Design top, start of the top module:
module top(
    input clk, rst,
    input [3:0] key_in,
    output [6:0] seg,
    output [7:0] sel,
    output reg [2:0] led, sel_led,
    output buz
);
    wire [2:0] key_val;
    localparam  S1 = 3'd1,
                S2 = 3'd2,
                S3 = 3'd3,
                S4 = 3'd4;
    key u_key(
        .clk(clk),
        .rst(rst),
        .key_in(key_in),
        .key_val(key_val)
    );
    reg [20:0] data_to_show;
    seg u_seg(
        .clk(clk),
        .rst(rst),
        .seg(seg),
        .sel(sel),
        .data(data_to_show)
    );
    wire [20:0] data_clock, data_stopwatch, data_timer;
    wire [2:0] led_clock, led_timer;
    wire [2:0] key_val_clock, key_val_stopwatch, key_val_timer;
    reg [1:0] current_state, next_state;
    localparam  CLOCK       = 2'b00,
                STOPWATCH   = 2'b01,
                TIMER       = 2'b11;
    assign key_val_clock = (current_state == CLOCK) ? key_val : 3'd0;
  ...
Size in the first run: ~1300 cells after synthesis, about 160 flip-flops, roughly 28 I/O pins, ~0.0096 mm^2 of cells after synthesis.
==> flow/config.mk <==
export PLATFORM = sky130hd
export DESIGN_NAME = top
export DESIGN_NICKNAME = top
export VERILOG_FILES = /design/flow/design.v
export SDC_FILE = /design/flow/constraint.sdc
export NUM_CORES = 4
export LEC_CHECK = 0
export ABC_AREA = 1
export CAP_MARGIN = 20
export CORE_MARGIN = 2
export CORE_UTILIZATION = 72
export CTS_CLUSTER_DIAMETER = 369
export CTS_CLUSTER_SIZE = 99
export SETUP_SLACK_MARGIN = -0.44
export SLEW_MARGIN = 0
==> flow/constraint.sdc <==
create_clock -name core_clock -period 4.56 [get_ports {clk}]
set_input_delay 0.9120 -clock core_clock [delete_from_list [all_inputs] [get_ports {clk}]]
set_output_delay 0.9120 -clock core_clock [all_outputs]
set_load 0.01 [all_outputs]
run.sh (not shown) runs the stock make flow with config.mk's settings and CLKGATE_MAP_FILE=.
The baseline finished with setup timing left.
Change:
--- a/flow/config.mk
+++ b/flow/config.mk
@@ -8,8 +8,8 @@
 export ABC_AREA = 1
 export CAP_MARGIN = 20
+export CORE_ASPECT_RATIO = 0.91
 export CORE_MARGIN = 2
 export CORE_UTILIZATION = 72
-export CTS_CLUSTER_DIAMETER = 369
-export CTS_CLUSTER_SIZE = 99
-export SETUP_SLACK_MARGIN = -0.44
-export SLEW_MARGIN = 0
+export CTS_CLUSTER_SIZE = 37
+export PLACE_DENSITY = 0.42
+export SLEW_MARGIN = 20
==> flow/constraint.sdc (replaced) <==
create_clock -name core_clock -period 4.52 [get_ports {clk}]
set_input_delay 0.9040 -clock core_clock [delete_from_list [all_inputs] [get_ports {clk}]]
set_output_delay 0.9040 -clock core_clock [all_outputs]
set_load 0.01 [all_outputs]
The new run produced a layout that fails on setup timing; setup slack is worse by 0.19 ns; global-route usage rose by 4.1 points; wire length came out higher by 22%; die area is about the same.

top again, from the RTL that the note above started with.
make LEC_CHECK=0 ABC_AREA=1 CAP_MARGIN=20 CORE_MARGIN=2 CORE_UTILIZATION=72 CTS_CLUSTER_DIAMETER=199 CTS_CLUSTER_SIZE=90 PLACE_DENSITY_LB_ADDON=0.14 SLEW_MARGIN=20 finish   # period 4.48 ns
The first run finished but failed the layout checks on negative setup slack.
==> next run, changes <==
Settings changed: CORE_UTILIZATION 72 to 68, CTS_CLUSTER_DIAMETER 199 to not set, CTS_CLUSTER_SIZE 90 to 37, PLACE_DENSITY_LB_ADDON 0.14 to not set.
Clock period 4.48 ns to 4.52 ns, I/O delays scaled along.
After rerunning: The new run completed, yet does not pass: negative setup slack. Worst hold slack is better by 0.012 ns. Wire length came out higher by about 0.5%. Final area climbs by about 1%. Setup slack gains 0.15 ns. Register-to-register slack is better by 0.23 ns. Sequential power stays flat.
==> next run, changes <==
Settings changed: ABC_AREA 1 to not set, CTS_CLUSTER_SIZE 37 to not set.
Clock period 4.52 ns to 6.75 ns, I/O delays scaled along.
Outcome: With this change the flow finished with timing, DRC and antenna clean. Synthesized area rose by about 1.9%. Worst setup slack improved by 1.1 ns. Via count fell by 15%. Final area drops by 8.1%. Routed wire length came out lower by about 23%. Worst hold slack loses 0.032 ns.
==> next run, changes <==
Settings changed: CORE_UTILIZATION 68 to 49.
Clock period 6.75 ns to 7.99 ns, I/O delays scaled along.
Cell area goes down by 0.83%.
Register-to-register slack improved by 1.2 ns.
Sequential power came out lower by 16%.
Final cell count went up by 5.7%.
Synthesized cell count stays the same.
Global-route usage falls by 8.1 points.
==> next run, changes <==
Settings changed: ABC_AREA set to 1, CORE_UTILIZATION 49 to 68, CTS_CLUSTER_DIAMETER set to 355.
Clock period 7.99 ns to 4.65 ns, I/O delays scaled along.
Outcome:
- Now the flow completed, yet does not pass: negative setup slack
- first-iteration DRC count rose by 69%
- power came out higher by 77%
- non-clock buffer count increases by 86
- clock power climbs by 82%
- wire length increases by 25%
- worst setup slack gets worse by 1.2 ns
- count of clock-buffer cells in the layout is unchanged
- design area came out higher by 9.7%
- final cell count climbs by 11%
- critical path depth rises by 15
- synthesized area drops by 1.8%
==> next run, changes <==
Settings changed: ABC_AREA 1 to 0, CTS_CLUSTER_DIAMETER 355 to not set, CTS_CLUSTER_SIZE set to 15, SETUP_SLACK_MARGIN set to 1.34.
Clock period 4.65 ns to 4.52 ns, I/O delays scaled along.
=>
- The new run produced a layout that fails on negative setup slack
- power came out higher by 3.9%
- global-route usage came out higher by 5.3 points
- critical path depth came out lower by 7
- clock power came out higher by about 5%
- cell count came out lower by 5.2%
- non-clock buffer count came out higher by 73
No activity file was given, so power comes from the tool's default toggle rates.
